## main
module main(clk, buttons, init_cells, leds, rgb, cols, rows);
For scale: roughly 1100 cells after synthesis, about 80 flip-flops, ~88 I/O pins, roughly 12000 um2 of cells after synthesis.
Settings: LEC_CHECK=0, CAP_MARGIN=20, CELL_PAD_IN_SITES_GLOBAL_PLACEMENT=3, CORE_ASPECT_RATIO=0.5, CORE_MARGIN=2, CORE_UTILIZATION=40, CTS_CLUSTER_DIAMETER=284, CTS_CLUSTER_SIZE=98, HOLD_SLACK_MARGIN=-0.07, PLACE_DENSITY=0.6, SLEW_MARGIN=20; clock period 7.0 ns.
run.sh (not shown) runs the stock make flow with config.mk's settings and CLKGATE_MAP_FILE=.
Rerun with:
- CELL_PAD_IN_SITES_GLOBAL_PLACEMENT: 3 -> 1
- CORE_ASPECT_RATIO: 0.5 -> 1.19
- CORE_MARGIN: 2 -> 8
- CTS_CLUSTER_DIAMETER: 284 -> default
- CTS_CLUSTER_SIZE: 98 -> default
- GPL_TIMING_DRIVEN: default -> 0
- HOLD_SLACK_MARGIN: -0.07 -> default
- PLACE_DENSITY: 0.6 -> default
- SLEW_MARGIN: 20 -> 30
- TNS_END_PERCENT: default -> 35
Effect: Register-to-register slack gets better by 0.02 ns. Clock-buffer cell count went up by 1. Via count went up by a few percent. Core utilization went down by 0.27 points. Die size went up by roughly a tenth. Sequential share of layout area went down by 0.15 points. Global-route usage went down by 0.84 points.
Rerun with:
- ABC_AREA: default -> 0
- CELL_PAD_IN_SITES_GLOBAL_PLACEMENT: 1 -> default
- CORE_ASPECT_RATIO: 1.19 -> default
- CORE_MARGIN: 8 -> 2
- CTS_CLUSTER_DIAMETER: default -> 274
- CTS_CLUSTER_SIZE: default -> 98
- GPL_TIMING_DRIVEN: 0 -> default
- HOLD_SLACK_MARGIN: default -> -0.1
- SLEW_MARGIN: 30 -> 20
- TNS_END_PERCENT: 35 -> default
The changed run ran to the end with no violations.
Register-to-register slack improved by 0.03 ns.
Cell count falls by 1.3%.
Final area falls by 0.78%.

* * *

Starting RTL as in the previous note.
// main
module main(clk, buttons, init_cells, leds, rgb, cols, rows);
parameter game_divider = 8;  
parameter display_divider = 2;  
parameter N = 8;  
parameter M = N + 2;  
initial if (N < 3) $error("N has to be >= 3 to make for interesting patterns.");
initial if (M !== (N+2)) $error("M must N+2=%d, not %d", N+2,M);  
input wire clk;
input wire [1:0] buttons;
logic rst; always_comb rst = buttons[0];  
input wire [N*N-1:0] init_cells;  
output logic [1:0] leds;
output logic [2:0] rgb;
output wire [N-1:0] cols;
output wire [N-1:0] rows;
logic [game_divider:0] game_counter;
logic [display_divider:0] display_counter;
logic rst_game; always_comb rst_game = buttons[0] | buttons[1];
logic step_game;
logic [$clog2(N):0] x;
wire [M*M-1:0] bordered_cells_q;  
wire [M*M-1:0] bordered_cells_d; 
logic [M*M-1:0] bordered_cells_0;  
logic [N*N-1:0] cells_q;  
logic [N*N-1:0] cells_0;  
always_comb begin : io_logic 
    leds[0] = buttons[0] ^ buttons[1];
    leds[1] = buttons[0] & buttons[1];
    rgb[0] = ~( buttons[0] & ~buttons[1]);
    rgb[1] = ~(~buttons[0] &  buttons[1]);
    rgb[2] = ~( buttons[0] &  buttons[1]);
end
led_array_driver #(.ROWS(N), .COLS(N), .N(N)) LED_DRIVER (
  .ena(1'b1),
  .cells(cells_q),
  .x(x),
  .rows(rows[N-1:0]),
  .cols(cols[N-1:0])
);
generate
  genvar r;
  for (r = 0; r < M; r = r + 1) begin : init_rows
    if ((r == 0) || (r == M-1)) begin : border_row
      always_comb bordered_cells_0[M*(r+1)-1:M*r] = 0;
    end else begin : inner_row
      always_comb bordered_cells_0[M*(r+1)-1:M*r] = {1'b0, init_cells[N*r-1:N*(r-1)], 1'b0};
    end
  end
endgenerate
function int cell_index(int i, int j);
  cell_index = M*j + i;
endfunction
generate
  ...
clock: 5.12 ns
lec_check: 0
abc_area: 1
cap_margin: 20
core_margin: 2
core_utilization: 72
cts_cluster_diameter: 380
cts_cluster_size: 13
place_density_lb_addon: 0.12
setup_slack_margin: -0.14
slew_margin: 20
Next try:
==> flow/config.mk (replaced) <==
export PLATFORM = sky130hd
export DESIGN_NAME = main
export DESIGN_NICKNAME = main
export VERILOG_FILES = /design/flow/design.v
export SDC_FILE = /design/flow/constraint.sdc
export NUM_CORES = 4
export LEC_CHECK = 0
export CAP_MARGIN = 20
export CORE_MARGIN = 2
export CORE_UTILIZATION = 66
export PLACE_DENSITY = 0.6
export SLEW_MARGIN = 20
==> flow/constraint.sdc (replaced) <==
create_clock -name core_clock -period 3.83 [get_ports {clk}]
set_input_delay 0.7660 -clock core_clock [delete_from_list [all_inputs] [get_ports {clk}]]
set_output_delay 0.7660 -clock core_clock [all_outputs]
set_load 0.01 [all_outputs]
Outcome:
- clock skew hardly moves
- first-iteration DRC count is lower by 64%
- worst setup slack degrades by 1.2 ns
- synthesized area is higher by 0.49%
- cell count is lower by 7.9%
- die size is higher by 9.3%
- non-clock buffer count is higher by 4
- critical path depth is lower by 1
- sequential share of layout area is lower by 0.24 points
- utilization is lower by 7.4 points
Next try:
--- a/flow/config.mk
+++ b/flow/config.mk
@@ -8,5 +8,5 @@
 export CAP_MARGIN = 20
 export CORE_MARGIN = 2
-export CORE_UTILIZATION = 66
+export CORE_UTILIZATION = 40
 export PLACE_DENSITY = 0.6
 export SLEW_MARGIN = 20
==> flow/constraint.sdc (replaced) <==
create_clock -name core_clock -period 7.0 [get_ports {clk}]
set_input_delay 1.4000 -clock core_clock [delete_from_list [all_inputs] [get_ports {clk}]]
set_output_delay 1.4000 -clock core_clock [all_outputs]
set_load 0.01 [all_outputs]
- The changed run completed with no timing, DRC or antenna violations
- cell area climbs by 1.3%
- wire length rose by 6.1%

* * *

Starting RTL as in the previous note.
clock: 4.7 ns
lec_check: 0
cap_margin: 20
core_margin: 2
core_utilization: 72
cts_cluster_diameter: 396
cts_cluster_size: 99
place_density: 0.6
slew_margin: 20
tns_end_percent: 10
The first run completed with no timing, DRC or antenna violations.
==> next run, changes <==
Settings changed: TNS_END_PERCENT 10 to default.
Clock period 4.7 ns to 6.46 ns, I/O delays scaled along.
Wire length came out higher by 2.3%.
Synthesized cell count stays the same.
First-iteration DRC count is lower by 1.7%.
Design area stays flat.
Final cell count hardly moves.
Global-route usage increases by 0.42 points.
Utilization is about the same.
Die size does not change.
==> next run, changes <==
Settings changed: CORE_UTILIZATION 72 to 40, CTS_CLUSTER_DIAMETER 396 to default, CTS_CLUSTER_SIZE 99 to default.
Clock period 6.46 ns to 4.51 ns, I/O delays scaled along.
After rerunning: Setup slack degrades by 1.4 ns. First-iteration DRC count came out lower by 6.5%. Global-route usage came out lower by 12 points. Core utilization came out lower by 35 points.

* * *

run 1:
Starting RTL as in the previous note.
Settings: LEC_CHECK=0, CAP_MARGIN=5, CELL_PAD_IN_SITES_DETAIL_PLACEMENT=2, CELL_PAD_IN_SITES_GLOBAL_PLACEMENT=0, CORE_ASPECT_RATIO=0.6, CORE_MARGIN=9, CORE_UTILIZATION=29, GPL_ROUTABILITY_DRIVEN=0, GPL_TIMING_DRIVEN=0, HOLD_SLACK_MARGIN=0.2, MIN_ROUTING_LAYER=met2, PLACE_DENSITY_LB_ADDON=0.14, SETUP_SLACK_MARGIN=1.03, SLEW_MARGIN=10, TNS_END_PERCENT=85; clock period 6.76 ns.
Run 1: all stages complete, timing, DRC and antenna checks passed
Input changes introduced in run 2 (baseline for comparison: run 1):
- PLACE_DENSITY_LB_ADDON: 0.14 -> unset
- CAP_MARGIN: 5 -> 20
- SLEW_MARGIN: 10 -> 20
- CELL_PAD_IN_SITES_DETAIL_PLACEMENT: 2 -> unset
- CORE_ASPECT_RATIO: 0.6 -> unset
- TNS_END_PERCENT: 85 -> unset
- GPL_TIMING_DRIVEN: 0 -> unset
- CORE_MARGIN: 9 -> 2
- HOLD_SLACK_MARGIN: 0.2 -> unset
- CORE_UTILIZATION: 29 -> 63
- MIN_ROUTING_LAYER: met2 -> unset
- GPL_ROUTABILITY_DRIVEN: 0 -> unset
- CELL_PAD_IN_SITES_GLOBAL_PLACEMENT: 0 -> unset
- the clock period (ns, I/O delays scaled along): 6.76 -> 3.77
## What came out
Summary of run 2 over run 1: sequential fraction of total cell area lost 2.5 points, final instance area has increased.
Inputs modified between run 2 and run 3:
- swapping 63 for 65 in CORE_UTILIZATION
- putting PLACE_DENSITY at 0.6 where nothing was set
- clearing SETUP_SLACK_MARGIN, which used to be 1.03
- swapping 3.77 for 4.52 in the clock period (ns, I/O delays scaled along)
Having completed the whole flow, run 3 delivered a layout that passed the timing, DRC and antenna checks.
The non-clock buffer count number comes out lower for run 3 vs run 2.
Run 3 vs. run 2: largest net degree at the start of global routing went up, clock-pin slew of the registers on the worst-case setup and hold paths did not really move, final worst-path cycle share went down.
Higher design area goes to run 2 over run 3.
Compared with run 2, met2 routed wirelength in run 3 decreased by more than a quarter.
On sum of routed wire length over all layers, run 3 does better than run 2.
Changes in run 4 relative to run 3:
- PLACE_DENSITY removed (was 0.6)
- the clock period (ns, I/O delays scaled along) changed from 4.52 to 5.4
Notes after the runs:
Between run 3 and run 4, the difference in flop share of the area is negligible. Compared run 3 against run 4; final standard cell utilization of the core within noise. No stage failed in run 4, and the final checks on the layout all came back clean. | compound-gate portion of the synthesized area | run 4 vs run 3 | ≈ equal |. Total number of nets in the final design delta (run 4 -> run 3): insignificant.

* * *

main again, from the RTL that the note above started with.
Design main, start of the top module:
module main(clk, buttons, init_cells, leds, rgb, cols, rows);
make LEC_CHECK=0 ABC_AREA=1 CAP_MARGIN=20 CORE_ASPECT_RATIO=0.5 CORE_MARGIN=2 CORE_UTILIZATION=69 CTS_CLUSTER_DIAMETER=251 CTS_CLUSTER_SIZE=98 PLACE_DENSITY=0.6 SETUP_SLACK_MARGIN=0.22 SLEW_MARGIN=20 TNS_END_PERCENT=5 finish   # period 2.53 ns
The first run completed and failed the layout checks on setup timing.
Next try:
ABC_AREA = default   (was 1)
CORE_ASPECT_RATIO = default   (was 0.5)
CORE_UTILIZATION = 40   (was 69)
CTS_CLUSTER_DIAMETER = default   (was 251)
CTS_CLUSTER_SIZE = default   (was 98)
SETUP_SLACK_MARGIN = -0.45   (was 0.22)
TNS_END_PERCENT = default   (was 5)
clock period = 4.51 ns   (was 2.53 ns; I/O delays follow)
Result:
- The changed run produced a clean layout
- worst hold slack degrades by 0.031 ns
- clock skew is about the same
- first-iteration DRC count drops by 58%
Next try:
ABC_AREA = 0   (was default)
GPL_TIMING_DRIVEN = 0   (was default)
SETUP_SLACK_MARGIN = -0.22   (was -0.45)
clock period = 7.65 ns   (was 4.51 ns; I/O delays follow)
Cell count goes up by 0.93%.
Cell area goes up by 0.56%.
Hold slack is about the same.
Die area is unchanged.
Synthesized area does not change.
Synthesized cell count stays the same.
Clock skew goes up by 0.0072 ns.
Sequential share of layout area is about the same.
Next try:
ABC_AREA = default   (was 0)
CORE_UTILIZATION = 64   (was 40)
GPL_TIMING_DRIVEN = default   (was 0)
PLACE_DENSITY = default   (was 0.6)
SETUP_SLACK_MARGIN = default   (was -0.22)
clock period = 5.42 ns   (was 7.65 ns; I/O delays follow)
=>
- synthesized cell count does not change
- wire length went down by 15%
- setup slack loses 1.3 ns

* * *

Starting RTL as in the previous note.
## main
module main(clk, buttons, init_cells, leds, rgb, cols, rows);
parameter game_divider = 8;  
parameter display_divider = 2;  
parameter N = 8;  
parameter M = N + 2;  
initial if (N < 3) $error("N has to be >= 3 to make for interesting patterns.");
initial if (M !== (N+2)) $error("M must N+2=%d, not %d", N+2,M);  
input wire clk;
input wire [1:0] buttons;
logic rst; always_comb rst = buttons[0];  
input wire [N*N-1:0] init_cells;  
output logic [1:0] leds;
output logic [2:0] rgb;
output wire [N-1:0] cols;
output wire [N-1:0] rows;
logic [game_divider:0] game_counter;
logic [display_divider:0] display_counter;
logic rst_game; always_comb rst_game = buttons[0] | buttons[1];
logic step_game;
logic [$clog2(N):0] x;
wire [M*M-1:0] bordered_cells_q;  
wire [M*M-1:0] bordered_cells_d; 
logic [M*M-1:0] bordered_cells_0;  
logic [N*N-1:0] cells_q;  
logic [N*N-1:0] cells_0;  
always_comb begin : io_logic 
    leds[0] = buttons[0] ^ buttons[1];
    leds[1] = buttons[0] & buttons[1];
    rgb[0] = ~( buttons[0] & ~buttons[1]);
    rgb[1] = ~(~buttons[0] &  buttons[1]);
    rgb[2] = ~( buttons[0] &  buttons[1]);
end
led_array_driver #(.ROWS(N), .COLS(N), .N(N)) LED_DRIVER (
  .ena(1'b1),
  .cells(cells_q),
  .x(x),
  .rows(rows[N-1:0]),
  .cols(cols[N-1:0])
);
generate
  genvar r;
  for (r = 0; r < M; r = r + 1) begin : init_rows
    if ((r == 0) || (r == M-1)) begin : border_row
      always_comb bordered_cells_0[M*(r+1)-1:M*r] = 0;
    end else begin : inner_row
  ...
Settings: LEC_CHECK=0, ABC_AREA=1, CAP_MARGIN=20, CORE_MARGIN=2, CORE_UTILIZATION=72, CTS_CLUSTER_DIAMETER=104, CTS_CLUSTER_SIZE=73, HOLD_SLACK_MARGIN=0.29, PLACE_DENSITY_LB_ADDON=0.21, SETUP_SLACK_MARGIN=0.73, SLEW_MARGIN=20; clock period 2.94 ns.
The starting point died in clock tree synthesis (4_1_cts) (DPL-0033).
==> next run, changes <==
- ABC_AREA: 1 -> default
- CTS_CLUSTER_DIAMETER: 104 -> 80
- CTS_CLUSTER_SIZE: 73 -> default
- HOLD_SLACK_MARGIN: 0.29 -> default
- PLACE_DENSITY_LB_ADDON: 0.21 -> default
- SETUP_SLACK_MARGIN: 0.73 -> default
- clock period: 2.94 -> 3.24 ns (I/O delays scaled with it)
Outcome: The changed run finished clean; synthesized cell count falls by 11%; die size rises by 0.48%; synthesized area rises by 0.49%.

* * *

main again, from the RTL that the note above started with.
==> flow/config.mk <==
export PLATFORM = sky130hd
export DESIGN_NAME = main
export DESIGN_NICKNAME = main
export VERILOG_FILES = /design/flow/design.v
export SDC_FILE = /design/flow/constraint.sdc
export NUM_CORES = 4
export LEC_CHECK = 0
export ABC_AREA = 1
export CAP_MARGIN = 20
export CORE_MARGIN = 2
export CORE_UTILIZATION = 72
export CTS_CLUSTER_DIAMETER = 205
export CTS_CLUSTER_SIZE = 73
export PLACE_DENSITY_LB_ADDON = 0.03
export SLEW_MARGIN = 20
==> flow/constraint.sdc <==
create_clock -name core_clock -period 4.22 [get_ports {clk}]
set_input_delay 0.8440 -clock core_clock [delete_from_list [all_inputs] [get_ports {clk}]]
set_output_delay 0.8440 -clock core_clock [all_outputs]
set_load 0.01 [all_outputs]
Edit:
ABC_AREA = default   (was 1)
CTS_CLUSTER_DIAMETER = default   (was 205)
CTS_CLUSTER_SIZE = 41   (was 73)
HOLD_SLACK_MARGIN = -0.08   (was default)
PLACE_DENSITY_LB_ADDON = default   (was 0.03)
clock period = 2.62 ns   (was 4.22 ns; I/O delays follow)
This time the run aborted during global routing with DPL-0038.
Die size came out higher by about 0.5%.
Synthesized area came out higher by about 0.5%.
Synthesized cell count came out lower by 11%.
Edit:
CORE_UTILIZATION = 70   (was 72)
CTS_CLUSTER_SIZE = default   (was 41)
HOLD_SLACK_MARGIN = default   (was -0.08)
PLACE_DENSITY = 0.6   (was default)
clock period = 4.51 ns   (was 2.62 ns; I/O delays follow)
After rerunning: Now the flow passed the timing, DRC and antenna checks. Die area rises by a few percent. Synthesized cell count does not change. Area after synthesis stays the same.

* * *

Starting RTL as in the previous note.
Settings: LEC_CHECK=0, ABC_AREA=1, CAP_MARGIN=20, CORE_ASPECT_RATIO=0.5, CORE_MARGIN=2, CORE_UTILIZATION=69, CTS_CLUSTER_DIAMETER=373, CTS_CLUSTER_SIZE=98, PLACE_DENSITY=0.4, SETUP_SLACK_MARGIN=0.22, SLEW_MARGIN=20, TNS_END_PERCENT=5; clock period 2.53 ns.
The baseline finished with negative setup slack left.
==> next run, changes <==
- CORE_ASPECT_RATIO: 0.5 -> unset
- CORE_UTILIZATION: 69 -> 68
- CTS_CLUSTER_DIAMETER: 373 -> unset
- CTS_CLUSTER_SIZE: 98 -> unset
- PLACE_DENSITY: 0.4 -> unset
- SETUP_SLACK_MARGIN: 0.22 -> -0.01
- TNS_END_PERCENT: 5 -> unset
- clock period: 2.53 -> 5.4 ns (I/O delays scaled with it)
Outcome: This time the run went through all stages and came out clean. Sequential share of layout area climbs by 1.9 points. First-iteration DRC count drops by 47%.
==> next run, changes <==
- CORE_UTILIZATION: 68 -> 40
- PLACE_DENSITY: unset -> 0.6
- SETUP_SLACK_MARGIN: -0.01 -> unset
- clock period: 5.4 -> 7.65 ns (I/O delays scaled with it)
Result: Setup slack gains 1.4 ns. Wire length increases by 4.6%. Core utilization decreases by 31 points. Cell count increases by 10%. Global-route usage decreases by 11 points. Clock skew hardly moves. Final area increases by 1.9%. Clock-buffer cell count increases by 5. Critical path depth decreases by 2.
